Setup of job 5911:
// CentralProcessingUnit
module CentralProcessingUnit (
  input clock,
  input reset,
  input handInterruptSignalIn,
  input [15:0] IF_memory_read,
  output [15:0] IF_address,
  input [15:0] MEM_memory_read,
  output [1:0] MEM_memory_control,
  output [15:0] MEM_memory_address,
  output [15:0] MEM_target_value,
  output [175:0] register_value
);
Size: roughly 3500 cells after synthesis, about 550 flip-flops, roughly 260 I/O pins, about 33000 µm² of cells after synthesis.
Settings: LEC_CHECK=0, CAP_MARGIN=20, CORE_MARGIN=2, CORE_UTILIZATION=57, GPL_ROUTABILITY_DRIVEN=0, GPL_TIMING_DRIVEN=1, PLACE_DENSITY=0.64, SETUP_SLACK_MARGIN=1.12, SLEW_MARGIN=30, TNS_END_PERCENT=60; clock period 7.11 ns.
run.sh (not shown) runs the stock make flow with config.mk's settings and CLKGATE_MAP_FILE=.
Although job 5911 finished all stages, its layout failed final checks on setup timing.
Input-level comparison between job 4328 and job 5911:
# job 5911
export LEC_CHECK = 0
export CAP_MARGIN = 20
export CORE_MARGIN = 2
export CORE_UTILIZATION = 57
export GPL_ROUTABILITY_DRIVEN = 0
export GPL_TIMING_DRIVEN = 1
export PLACE_DENSITY = 0.64
export SETUP_SLACK_MARGIN = 1.12
export SLEW_MARGIN = 30
export TNS_END_PERCENT = 60
create_clock -name core_clock -period 7.11 [get_ports {clock}]
# job 4328
export LEC_CHECK = 0
export CAP_MARGIN = 20
export CORE_MARGIN = 2
export CORE_UTILIZATION = 58
export PLACE_DENSITY = 0.6
export SLEW_MARGIN = 20
create_clock -name core_clock -period 6.04 [get_ports {clock}]
Results
Job 4328 had finished all stages when the layout checks came back failing, citing setup timing. Job 5911: flow complete, layout not clean; failing: setup timing. Between job 5911 and job 4328, the worst endpoint data arrival time figures differ only marginally. Any difference in final worst hold slack between job 5911 and job 4328 is small enough to ignore. Lower slack of the critical path among job 4328 and job 5911: job 4328. Job 5911 has a lower critical path depth than job 4328. Fraction of area in multi-input gates on job 4328 is down relative to job 5911.
Modified inputs, job 6843 compared to job 4328
# job 4328
export LEC_CHECK = 0
export CAP_MARGIN = 20
export CORE_MARGIN = 2
export CORE_UTILIZATION = 58
export PLACE_DENSITY = 0.6
export SLEW_MARGIN = 20
create_clock -name core_clock -period 6.04 [get_ports {clock}]
# job 6843
export LEC_CHECK = 0
export CAP_MARGIN = 20
export CORE_MARGIN = 2
export CORE_UTILIZATION = 13
export PLACE_DENSITY = 0.6
export SLEW_MARGIN = 20
create_clock -name core_clock -period 15.6 [get_ports {clock}]
Notes after the runs:
Relative to job 4328, layout overhead on the synthesized area has decreased by 9.3 points in job 6843.
Compared with job 4328, in job 6843 worst hold slack ~0 delta, area of the die +about 340%, number of placed cells counting well taps +2103, data arrival time of the critical path +2.21 ns, post-synthesis share of cell area spent on and-or and or-and gates ~0 delta.
Count of buffers not belonging to the clock network in the layout went down by more than half going from job 4328 to job 6843.
Job 6843: no failed stages, no open violations at the end
#### Input delta (job 4689 over job 6843)
# job 6843
export LEC_CHECK = 0
export CAP_MARGIN = 20
export CORE_MARGIN = 2
export CORE_UTILIZATION = 13
export PLACE_DENSITY = 0.6
export SLEW_MARGIN = 20
create_clock -name core_clock -period 15.6 [get_ports {clock}]
# job 4689
export LEC_CHECK = 0
export CAP_MARGIN = 5
export CORE_MARGIN = 2
export CORE_UTILIZATION = 70
export CTS_CLUSTER_SIZE = 42
export MAX_ROUTING_LAYER = met4
export PLACE_DENSITY = 0.6
export SLEW_MARGIN = 20
create_clock -name core_clock -period 6.18 [get_ports {clock}]
==> results <==
Job 4689: aborted in 5_1_grt (tool error). The post-cts repair resize count number comes out lower for job 6843 vs job 4689. Compared with job 6843, job 4689 shows a cell area after placement that is about 1.4% lower. Measured against job 4689, the die area of job 6843 comes out at 5.3 times the reference value.
For job 6276, these inputs were changed with respect to job 4689:
# job 4689
export LEC_CHECK = 0
export CAP_MARGIN = 5
export CORE_MARGIN = 2
export CORE_UTILIZATION = 70
export CTS_CLUSTER_SIZE = 42
export MAX_ROUTING_LAYER = met4
export PLACE_DENSITY = 0.6
export SLEW_MARGIN = 20
create_clock -name core_clock -period 6.18 [get_ports {clock}]
# job 6276
export LEC_CHECK = 0
export CAP_MARGIN = 20
export CORE_MARGIN = 2
export CORE_UTILIZATION = 40
export CTS_CLUSTER_DIAMETER = 90
export PLACE_DENSITY = 0.6
export SETUP_SLACK_MARGIN = 3.02
export SLEW_MARGIN = 20
create_clock -name core_clock -period 11.0 [get_ports {clock}]
Findings:
The flow did not stop early for job 6276: all stages ran, and the layout cleared the timing, design-rule and antenna checks. In job 6276 the cell area reported after detailed placement turned out 1400 µm² lower than in job 4689. Job 6276 ends up with a core footprint that is 76% higher than in job 4689. Compared with job 4689, job 6276 shows half-perimeter wire length of the detailed placement result that has gone down by a few percent. Higher final weighted congestion of routability-driven global placement among job 6276 and job 4689: job 4689. Compared to job 4689, job 6276 has cell total after placement 3.2% higher. Synthesized cell count: job 4689 vs job 6276, no meaningful difference. Post-CTS setup buffer count (higher): job 6276. Diff job 4689 -> job 6276: row count climbed 26, full die area climbed about 70%.


CentralProcessingUnit again, from the RTL that the note above started with.
==> flow/config.mk <==
export PLATFORM = sky130hd
export DESIGN_NAME = CentralProcessingUnit
export DESIGN_NICKNAME = CentralProcessingUnit
export VERILOG_FILES = /design/flow/design.v
export SDC_FILE = /design/flow/constraint.sdc
export NUM_CORES = 4
export LEC_CHECK = 0
export CAP_MARGIN = 20
export CELL_PAD_IN_SITES_GLOBAL_PLACEMENT = 3
export CORE_ASPECT_RATIO = 0.55
export CORE_MARGIN = 5
export CORE_UTILIZATION = 53
export CTS_CLUSTER_DIAMETER = 109
export MAX_ROUTING_LAYER = met4
export PLACE_DENSITY_LB_ADDON = 0.22
export SLEW_MARGIN = 20
export TNS_END_PERCENT = 10
==> flow/constraint.sdc <==
create_clock -name core_clock -period 8.1 [get_ports {clock}]
set_input_delay 1.6200 -clock core_clock [delete_from_list [all_inputs] [get_ports {clock}]]
set_output_delay 1.6200 -clock core_clock [all_outputs]
set_load 0.01 [all_outputs]
The starting point never finished: it broke off in global placement without I/O on FLW-0024.
Next try:
CELL_PAD_IN_SITES_GLOBAL_PLACEMENT = default   (was 3)
CORE_ASPECT_RATIO = default   (was 0.55)
CORE_MARGIN = 2   (was 5)
CORE_UTILIZATION = 32   (was 53)
CTS_CLUSTER_DIAMETER = default   (was 109)
MAX_ROUTING_LAYER = default   (was met4)
PLACE_DENSITY = 0.6   (was default)
PLACE_DENSITY_LB_ADDON = default   (was 0.22)
TNS_END_PERCENT = default   (was 10)
clock period = 10.8 ns   (was 8.1 ns; I/O delays follow)
Effect: Now the flow completed without violations; synthesized area does not change; die size climbs by 56%; synthesized cell count is unchanged.
Next try:
CORE_UTILIZATION = 40   (was 32)
SETUP_SLACK_MARGIN = 0.51   (was default)
The changed run ran to the end with no violations.
Area after synthesis stays the same.
Synthesized cell count is unchanged.
Sequential power hardly moves.
Die area fell by 20%.
First-iteration DRC count rose by 3.4%.
Global-route usage rose by 5.3 points.
Hold slack barely changes.
Via count is about the same.
Routed wire length fell by 3.0%.
Combinational power is about the same.
Next try:
CORE_UTILIZATION = 57   (was 40)
PLACE_DENSITY = default   (was 0.6)
SETUP_SLACK_MARGIN = default   (was 0.51)
clock period = 6.0 ns   (was 10.8 ns; I/O delays follow)
What happened:
- With this change the flow completed and failed the layout checks on setup timing
- clock-buffer cell count shrinks by 7
- register-to-register slack is worse by 1.9 ns
- wire length grows by 11%
- clock power grows by about 80%
- global-route usage grows by 17 points
- via count grows by 16%
- cell area grows by about 14%
- core utilization grows by 29 points
Next try:
CAP_MARGIN = 0   (was 20)
CORE_UTILIZATION = 70   (was 57)
CTS_CLUSTER_SIZE = 42   (was default)
PLACE_DENSITY = 0.6   (was default)
clock period = 6.04 ns   (was 6.0 ns; I/O delays follow)
What happened: The changed run ended with an error in global routing on GRT-0232; synthesized cell count is unchanged; synthesized area is unchanged; die size decreases by 18%.
Next try:
CAP_MARGIN = 20   (was 0)
CORE_UTILIZATION = 40   (was 70)
CTS_CLUSTER_SIZE = default   (was 42)
clock period = 10.8 ns   (was 6.04 ns; I/O delays follow)
Effect:
- Now the flow completed with no timing, DRC or antenna violations
- synthesized cell count is unchanged
- area after synthesis stays the same
- die area climbs by 73%


== wip/ember ==
Starting RTL as in the previous note.
Settings: LEC_CHECK=0, ABC_AREA=1, CAP_MARGIN=5, CELL_PAD_IN_SITES_DETAIL_PLACEMENT=2, CELL_PAD_IN_SITES_GLOBAL_PLACEMENT=1, CORE_ASPECT_RATIO=0.7, CORE_MARGIN=10, CORE_UTILIZATION=58, CTS_CLUSTER_DIAMETER=372, CTS_CLUSTER_SIZE=61, GPL_ROUTABILITY_DRIVEN=1, HOLD_SLACK_MARGIN=-0.02, MIN_ROUTING_LAYER=met1, PLACE_DENSITY_LB_ADDON=0.08, SLEW_MARGIN=15, TNS_END_PERCENT=10; clock period 11.0 ns.
For wip/ember, the flow was terminated by a tool error in detailed placement and produced no final design.
Relative to wip/ember, the following input files were edited for wip/zinc:
Settings: a deleted MIN_ROUTING_LAYER that had been met1; a change of CORE_UTILIZATION from 58 to 70; a change of CTS_CLUSTER_SIZE from 61 to 42; a change of CAP_MARGIN from 5 to 20; a deleted CELL_PAD_IN_SITES_GLOBAL_PLACEMENT that had been 1; a deleted CELL_PAD_IN_SITES_DETAIL_PLACEMENT that had been 2; an added PLACE_DENSITY of 0.6; a deleted CORE_ASPECT_RATIO that had been 0.7; a deleted GPL_ROUTABILITY_DRIVEN that had been 1; a deleted HOLD_SLACK_MARGIN that had been -0.02; a deleted ABC_AREA that had been 1; a deleted CTS_CLUSTER_DIAMETER that had been 372; a deleted TNS_END_PERCENT that had been 10; a deleted PLACE_DENSITY_LB_ADDON that had been 0.08; a change of CORE_MARGIN from 10 to 2; a change of SLEW_MARGIN from 15 to 20; a change of the clock period (ns, I/O delays scaled along) from 11.0 to 7.05.
[summary]
- wip/zinc against wip/ember; number of library cell types mapped by synthesis is up by more than half.
- | wip/zinc | all stages done | FAIL | negative setup slack |
- Area of the synthesized netlist per yosys stat went down by a few percent going from wip/ember to wip/zinc.
- Compared with wip/ember, wip/zinc shows synthesized area lower by 6.5%.
- Per the comparison of wip/zinc with wip/ember, synthesized cell count lower; die area -31%.
diff inputs: wip/zinc => wip/willow
Settings: CTS_CLUSTER_SIZE no longer set, was 42; PLACE_DENSITY no longer set, was 0.6; SETUP_SLACK_MARGIN now -0.36, previously not set; CORE_UTILIZATION now 60, was 70; HOLD_SLACK_MARGIN now 0.29, previously not set; the clock period (ns, I/O delays scaled along) now 5.99, was 7.05.
## What came out
wip/willow finished every stage; the final checks, however, were not passed, the failures being negative setup slack. The capture point of the worst path comes out pcAdder.programCounterRegister[4] in one run and programCounterForwarder_2.temp[5] in the other, namely in wip/zinc and wip/willow respectively. Number of tap instances (higher): wip/willow. HPWL after detailed placement (wip/willow over wip/zinc): increase, about 10%. wip/willow against wip/zinc: layout buffer count excluding clock buffers grew by 35%; count of endpoints failing setup in the final report grew by 122; total power of the final layout now sits higher. Relative to wip/zinc, core area increased by about 18% in wip/willow. Combinational group share of total power was lower in the run labelled wip/zinc. Of wip/willow and wip/zinc, the run reporting the higher relative max-transition margin was wip/willow.
Power is estimated from default activity; no workload was simulated.
